Setup of build 47:
==> flow/design.v (excerpt) <==
module Convolution2D(clk, rst, en_conv2d, base_result_addr, pix_base_addr, kernel_base_addr,
							in_pix, completed, pix_done, addrA, addrB, out_pix, kernel_weight
							);
	input signed[15:0]in_pix, kernel_weight;
	input clk, rst, en_conv2d;
	input [13:0]kernel_base_addr;
	input [13:0]pix_base_addr;
	input [13:0]base_result_addr;
	parameter img_width = 48, kernel_size = 3;
	output completed, pix_done;
	output signed[31:0] out_pix;
	output [13:0]addrA, addrB;
	wire en, ack;
	wire [13:0]pix_addr;
	wire [13:0]kernel_addr;
	wire [13:0]result_addr;
	ctrl_conv2D #(img_width, kernel_size) C2(rst, en_conv2d, clk, pix_done, base_result_addr, pix_base_addr, kernel_base_addr, pix_addr, kernel_addr, en, ack, result_addr, completed);	
	pixelpointprocessor #(img_width, kernel_size) P1(rst, en, clk, ack, result_addr, pix_addr, kernel_addr, in_pix, kernel_weight, pix_done, addrA, addrB, out_pix);
endmodule
make LEC_CHECK=0 CAP_MARGIN=20 CORE_MARGIN=2 CORE_UTILIZATION=68 CTS_CLUSTER_SIZE=37 SETUP_SLACK_MARGIN=-0.37 SLEW_MARGIN=20 finish   # period 4.81 ns
run.sh (not shown) runs the stock make flow with config.mk's settings and CLKGATE_MAP_FILE=.
The flow for build 47 finished, though final verification flagged setup timing.
#### Input delta (build 28 over build 47)
- SETUP_SLACK_MARGIN no longer set, was -0.37
- CTS_CLUSTER_SIZE no longer set, was 37
- CORE_UTILIZATION now 40, was 68
- the clock period (ns, I/O delays scaled along) now 8.59, was 4.81
Findings:
Build 28: done, clean on timing, DRC and antenna
P1.calc1.temp[28] as the end point of the critical path was reported by build 47, and P1.calc1.temp[31] by build 28.
Build 28 vs. build 47: area after detailed placement went down; number of filler instances in the final layout higher.

---

Starting RTL as in the previous note.
// Convolution2D
module Convolution2D(clk, rst, en_conv2d, base_result_addr, pix_base_addr, kernel_base_addr,
							in_pix, completed, pix_done, addrA, addrB, out_pix, kernel_weight
							);
	input signed[15:0]in_pix, kernel_weight;
	input clk, rst, en_conv2d;
	input [13:0]kernel_base_addr;
	input [13:0]pix_base_addr;
	input [13:0]base_result_addr;
	parameter img_width = 48, kernel_size = 3;
	output completed, pix_done;
	output signed[31:0] out_pix;
	output [13:0]addrA, addrB;
	wire en, ack;
	wire [13:0]pix_addr;
	wire [13:0]kernel_addr;
	wire [13:0]result_addr;
	ctrl_conv2D #(img_width, kernel_size) C2(rst, en_conv2d, clk, pix_done, base_result_addr, pix_base_addr, kernel_base_addr, pix_addr, kernel_addr, en, ack, result_addr, completed);	
	pixelpointprocessor #(img_width, kernel_size) P1(rst, en, clk, ack, result_addr, pix_addr, kernel_addr, in_pix, kernel_weight, pix_done, addrA, addrB, out_pix);
endmodule
make LEC_CHECK=0 ABC_AREA=1 CAP_MARGIN=20 CORE_MARGIN=2 CORE_UTILIZATION=72 CTS_CLUSTER_DIAMETER=376 HOLD_SLACK_MARGIN=-0.09 SETUP_SLACK_MARGIN=1.11 SLEW_MARGIN=20 finish   # period 4.14 ns
The starting point stopped in global routing.
==> next run, changes <==
==> flow/config.mk (replaced) <==
export PLATFORM = sky130hd
export DESIGN_NAME = Convolution2D
export DESIGN_NICKNAME = Convolution2D
export VERILOG_FILES = /design/flow/design.v
export SDC_FILE = /design/flow/constraint.sdc
export NUM_CORES = 4
export LEC_CHECK = 0
export CAP_MARGIN = 20
export CORE_MARGIN = 2
export CORE_UTILIZATION = 60
export SLEW_MARGIN = 20
==> flow/constraint.sdc (replaced) <==
create_clock -name core_clock -period 4.42 [get_ports {clk}]
set_input_delay 0.8840 -clock core_clock [delete_from_list [all_inputs] [get_ports {clk}]]
set_output_delay 0.8840 -clock core_clock [all_outputs]
set_load 0.01 [all_outputs]
=> The changed run ran to the end with violations: setup timing; synthesized cell count drops by 22%; area after synthesis came out lower by 7.4%; die area goes up by 11%.
==> next run, changes <==
--- a/flow/config.mk
+++ b/flow/config.mk
@@ -9,3 +9,4 @@
 export CORE_MARGIN = 2
-export CORE_UTILIZATION = 60
+export CORE_UTILIZATION = 70
+export CTS_CLUSTER_SIZE = 37
 export SLEW_MARGIN = 20
==> flow/constraint.sdc (replaced) <==
create_clock -name core_clock -period 6.54 [get_ports {clk}]
set_input_delay 1.3080 -clock core_clock [delete_from_list [all_inputs] [get_ports {clk}]]
set_output_delay 1.3080 -clock core_clock [all_outputs]
set_load 0.01 [all_outputs]
=> The changed run reached the layout checks and failed them: setup timing. Register-to-register slack gets better by 1700 ps. Routed wire length went up by 25%. Die size decreases by 14%. Hold slack hardly moves. Synthesized cell count does not change. Global-route usage goes up by 7.5 points. Worst setup slack improved by 1200 ps. Count of clock-buffer cells in the layout falls by 1. Sequential cell count is unchanged.

---

The RTL this note starts from:
==> flow/design.v <==
`timescale 1ns / 1ps
module calculator(rst, clk, en, kernel_weights, in_pix, ack, out_pix, done, write);
	input rst, clk, en, ack;
	input signed [15:0]kernel_weights, in_pix;
	output reg done;
	output reg signed [31:0]out_pix;
	reg signed [31:0]temp;
	reg [4:0]counter;
	output write;
	parameter kernel_size = 3;
	assign write = (counter == (kernel_size*kernel_size)+1);
	always @ (posedge clk) begin
		done <= 0;
		if (rst || en == 0) begin
			counter <= 0;
			temp <= 0;
		end
		else begin
			if (counter < (kernel_size*kernel_size)+2)
				counter <= counter + 1;
			if (counter >= 1 && counter <= (kernel_size*kernel_size))
				temp <= temp + (kernel_weights * in_pix);
			if (counter == (kernel_size*kernel_size)+1) begin
				out_pix <= temp;
				done <= 1;
			end
		end
	end
endmodule
`timescale 1ns / 1ps
module ctrl(clk, en, write, result_addr, base_addrA, base_addrB, addrA, addrB);
	input clk, en, write;
	output reg [13:0]addrA;
	output reg [13:0]addrB;
	input [13:0]base_addrA;
	input [13:0]result_addr;
	input [13:0]base_addrB;
	parameter img_width = 48, kernel_size = 3;
	reg [4:0]count;
	reg [2:0]i;
	always @ (posedge clk)begin
		if(en)begin
			addrA <= addrA + 1;
			addrB <= addrB + 1;
			count <= count + 1;
			if (count >= kernel_size-1) begin
				i <= i+1;
				addrA <= base_addrA + (i+1)*img_width;
				count <= 0;
			end
			if (write)begin
				addrA <= result_addr;
			end
		end
		else begin
			addrA <= base_addrA;
			addrB <= base_addrB;
			count <= 0;
			i <= 0;
		end
	end
endmodule
`timescale 1ns / 1ps
module pixelpointprocessor(rst, en, clk, ack, result_addr, base_addrA, base_addrB, in_pix, kernel_weight, done, addrA, addrB, out_pix);
	input rst, en;
	input clk, ack;
	input [13:0]base_addrA;
	input [13:0]base_addrB;
	input [13:0]result_addr;
	parameter img_width = 48, kernel_size = 3;
	output [13:0] addrA;
	output [13:0] addrB;
	output signed [31:0] out_pix;
	output done;
	wire write;
	input signed [15:0]in_pix, kernel_weight;
	ctrl #(img_width, kernel_size) C1(clk, en, write, result_addr, base_addrA, base_addrB, addrA, addrB);
	calculator #(kernel_size) calc1(rst, clk, en, kernel_weight, in_pix, ack, out_pix, done, write);
endmodule
`timescale 1ns / 1ps
module ctrl_conv2D(rst, en_conv2d, clk, done, base_result_addr, pix_base_addr, kernel_base_addr, pix_addr, kernel_addr, en, ack, result_addr, completed);
	input rst, en_conv2d, clk, done;
	input [13:0]kernel_base_addr;
	input [13:0]pix_base_addr, base_result_addr;
	output reg [13:0]result_addr;
	output reg [13:0]pix_addr;
	output reg [13:0]kernel_addr;
	parameter img_width = 48, kernel_size = 3;
	localparam out_width = img_width - kernel_size + 1;
	output reg en, completed;
	reg busy;
	reg [6:0]col;
	reg [6:0]row;
	output reg ack;
	always @ (posedge clk)begin
		ack <= 0;
		completed <= 0;
		if (rst) begin
			busy <= 0;
			en <= 0;
			pix_addr <= 0;
			kernel_addr <= 0;
			result_addr <= 0;
		end
		else if (!busy) begin
			if (en_conv2d) begin
				busy <= 1;
				pix_addr <= pix_base_addr;
				kernel_addr <= kernel_base_addr;
				result_addr <= base_result_addr;
				col <= 0;
				row <= 0;
			end
		end
		else if (done) begin
			ack <= 1;
			en <= 0;
			result_addr <= result_addr + 1;
			if (col < out_width-1) begin
				col <= col + 1;
				pix_addr <= pix_addr + 1;
			end
			else begin
				col <= 0;
				row <= row + 1;
				pix_addr <= pix_addr + kernel_size;
			end
			if (col == out_width-1 && row == out_width-1) begin
				busy <= 0;
				completed <= 1;
			end
		end
		else if (!en) begin
			en <= 1;
		end
	end
endmodule
`timescale 1ns / 1ps
module Convolution2D(clk, rst, en_conv2d, base_result_addr, pix_base_addr, kernel_base_addr,
							in_pix, completed, pix_done, addrA, addrB, out_pix, kernel_weight
							);
	input signed[15:0]in_pix, kernel_weight;
	input clk, rst, en_conv2d;
	input [13:0]kernel_base_addr;
	input [13:0]pix_base_addr;
	input [13:0]base_result_addr;
	parameter img_width = 48, kernel_size = 3;
	output completed, pix_done;
	output signed[31:0] out_pix;
	output [13:0]addrA, addrB;
	wire en, ack;
	wire [13:0]pix_addr;
	wire [13:0]kernel_addr;
	wire [13:0]result_addr;
	ctrl_conv2D #(img_width, kernel_size) C2(rst, en_conv2d, clk, pix_done, base_result_addr, pix_base_addr, kernel_base_addr, pix_addr, kernel_addr, en, ack, result_addr, completed);	
	pixelpointprocessor #(img_width, kernel_size) P1(rst, en, clk, ack, result_addr, pix_addr, kernel_addr, in_pix, kernel_weight, pix_done, addrA, addrB, out_pix);
endmodule
clock: 10.0 ns
lec_check: 0
abc_area: 0
cap_margin: 10
cell_pad_in_sites_detail_placement: 1
cell_pad_in_sites_global_placement: 1
core_margin: 2
core_utilization: 53
gpl_timing_driven: 1
hold_slack_margin: 0.03
max_routing_layer: met4
place_density_lb_addon: 0.08
slew_margin: 0
Change:
ABC_AREA = 1   (was 0)
CAP_MARGIN = 20   (was 10)
CELL_PAD_IN_SITES_DETAIL_PLACEMENT = not set   (was 1)
CELL_PAD_IN_SITES_GLOBAL_PLACEMENT = not set   (was 1)
CORE_UTILIZATION = 40   (was 53)
CTS_CLUSTER_DIAMETER = 297   (was not set)
GPL_TIMING_DRIVEN = 0   (was 1)
HOLD_SLACK_MARGIN = -0.07   (was 0.03)
MIN_ROUTING_LAYER = met2   (was not set)
PLACE_DENSITY_LB_ADDON = 0.26   (was 0.08)
SLEW_MARGIN = 5   (was 0)
Outcome:
- final cell count is higher by a quarter to a third
- first-iteration DRC count is higher to 5.9 times its value
- critical path depth is higher by 2
- global-route usage is higher by 7.3 points
- hold slack stays flat
- via count is higher by well over a third
- worst setup slack gains 0.078 ns
- die size is higher by well over a third
Change:
ABC_AREA = not set   (was 1)
CORE_UTILIZATION = 46   (was 40)
CTS_CLUSTER_DIAMETER = 149   (was 297)
CTS_CLUSTER_SIZE = 98   (was not set)
GPL_TIMING_DRIVEN = not set   (was 0)
HOLD_SLACK_MARGIN = not set   (was -0.07)
MAX_ROUTING_LAYER = not set   (was met4)
MIN_ROUTING_LAYER = not set   (was met2)
PLACE_DENSITY_LB_ADDON = 0.2   (was 0.26)
SLEW_MARGIN = 20   (was 5)
TNS_END_PERCENT = 30   (was not set)
- cell count came out lower by about a fifth
- register-to-register slack loses 0.21 ns
- sequential share of layout area grows by 1.3 points
- clock skew hardly moves
- hold slack is about the same
- setup slack degrades by 0.010 ns
- cell area came out lower by a little under a tenth
- routed wire length decreases by a quarter to a third
Change:
CORE_UTILIZATION = 43   (was 46)
TNS_END_PERCENT = 100   (was 30)
What happened: Count of clock-buffer cells in the layout goes down by 2. Die area goes up by a few percent. Global-route usage falls by 1.4 points. First-iteration DRC count rose by a few percent. Worst setup slack improved by 0.066 ns. Worst hold slack is worse by 0.0065 ns.
